==> run M: inputs <==
==> flow/design.v (excerpt) <==
module axi_timer_averager #(
    parameter integer DEFAULT_SAMPLES_SERIE = 2,
    parameter integer S_AXI_LITE_DATA_WIDTH = 32  ,
    parameter integer S_AXI_LITE_ADDR_WIDTH = 32
) (
    input  logic                                 CLK               ,
    input  logic                                 RESETN            ,
    input  logic [    S_AXI_LITE_ADDR_WIDTH-1:0] S_AXI_LITE_AWADDR ,
    input  logic [                          2:0] S_AXI_LITE_AWPROT ,
    input  logic                                 S_AXI_LITE_AWVALID,
    output logic                                 S_AXI_LITE_AWREADY,
    input  logic [    S_AXI_LITE_DATA_WIDTH-1:0] S_AXI_LITE_WDATA  ,
    input  logic [(S_AXI_LITE_DATA_WIDTH/8)-1:0] S_AXI_LITE_WSTRB  ,
    input  logic                                 S_AXI_LITE_WVALID ,
    output logic                                 S_AXI_LITE_WREADY ,
    output logic [                          1:0] S_AXI_LITE_BRESP  ,
    output logic                                 S_AXI_LITE_BVALID ,
    input  logic                                 S_AXI_LITE_BREADY ,
    input  logic [    S_AXI_LITE_ADDR_WIDTH-1:0] S_AXI_LITE_ARADDR ,
    input  logic [                          2:0] S_AXI_LITE_ARPROT ,
    input  logic                                 S_AXI_LITE_ARVALID,
    output logic                                 S_AXI_LITE_ARREADY,
    output logic [    S_AXI_LITE_DATA_WIDTH-1:0] S_AXI_LITE_RDATA  ,
    output logic [                          1:0] S_AXI_LITE_RRESP  ,
    output logic                                 S_AXI_LITE_RVALID ,
    input  logic                                 S_AXI_LITE_RREADY ,
    output logic [                         31:0] MSMT_VALUE        ,
    output logic                                 MSMT_VALID        ,
    input  logic                                 INTR
);
    logic [S_AXI_LITE_ADDR_WIDTH-1:0] axi_awaddr ;
    logic                             axi_awready;
  ...
export LEC_CHECK = 0
export ABC_AREA = 1
export CAP_MARGIN = 40
export CELL_PAD_IN_SITES_DETAIL_PLACEMENT = 1
export CELL_PAD_IN_SITES_GLOBAL_PLACEMENT = 3
export CORE_MARGIN = 6
export CORE_UTILIZATION = 23
export CTS_CLUSTER_DIAMETER = 373
export GPL_ROUTABILITY_DRIVEN = 1
export GPL_TIMING_DRIVEN = 1
export MAX_ROUTING_LAYER = met4
export PLACE_DENSITY_LB_ADDON = 0.27
export SETUP_SLACK_MARGIN = 0.87
export SLEW_MARGIN = 20
export TNS_END_PERCENT = 40
create_clock -name core_clock -period 5.44 [get_ports {CLK}]
run.sh (not shown) runs the stock make flow with config.mk's settings and CLKGATE_MAP_FILE=.
==> run G (differences from run M) <==
- ABC_AREA: 1 -> default
- CAP_MARGIN: 40 -> 20
- CELL_PAD_IN_SITES_DETAIL_PLACEMENT: 1 -> 0
- CELL_PAD_IN_SITES_GLOBAL_PLACEMENT: 3 -> 2
- CORE_MARGIN: 6 -> 2
- CORE_UTILIZATION: 23 -> 63
- CTS_CLUSTER_DIAMETER: 373 -> 374
- CTS_CLUSTER_SIZE: default -> 99
- GPL_TIMING_DRIVEN: 1 -> default
- MAX_ROUTING_LAYER: met4 -> default
- PLACE_DENSITY: default -> 0.37
- PLACE_DENSITY_LB_ADDON: 0.27 -> default
- SETUP_SLACK_MARGIN: 0.87 -> default
- TNS_END_PERCENT: 40 -> default
==> flow/constraint.sdc (replaced) <==
create_clock -name core_clock -period 5.49 [get_ports {CLK}]
set_input_delay 1.0980 -clock core_clock [delete_from_list [all_inputs] [get_ports {CLK}]]
set_output_delay 1.0980 -clock core_clock [all_outputs]
set_load 0.01 [all_outputs]
==> CHANGELOG.md <==
## Implementation

- Outcome: stopped before the end
- Failed at: global placement without I/O (3_1_place_gp_skip_io)
- Error: [ERROR GPL-0301] Utilization 120.643 % exceeds 100%.
- Top-count cell post-synth: nor2_1
- Simple-gate area share of the yosys netlist: between 10% and 20%
- Seq/Total Area, Yosys: slightly below 30%
- Post-Synth XOR/XNOR Area: under 10%
- Fa+ha+maj area frac: ~1.6%
- Syn avg cell area: a little under 8 um2
- Chip Width: between 200 and 250 um
- Dominant cell area share: about 30%
That was run G.
==> CHANGELOG.md <==
### Changed

- Fa+ha+maj area frac: 1.41%
- Chip Width: ~380 um
- Hold Path Depth: 1
- Post-Synth XOR/XNOR Area: under 10%
- Multiplexer share: 0%
- Syn avg cell area: approximately 6 um2
- Dominant cell area share: 26.7%
- Top-count cell post-synth: nand2_1
- Simple-gate area share of the yosys netlist: between 30% and 40%
- Outcome: no timing/DRC/antenna violations
That was run M.
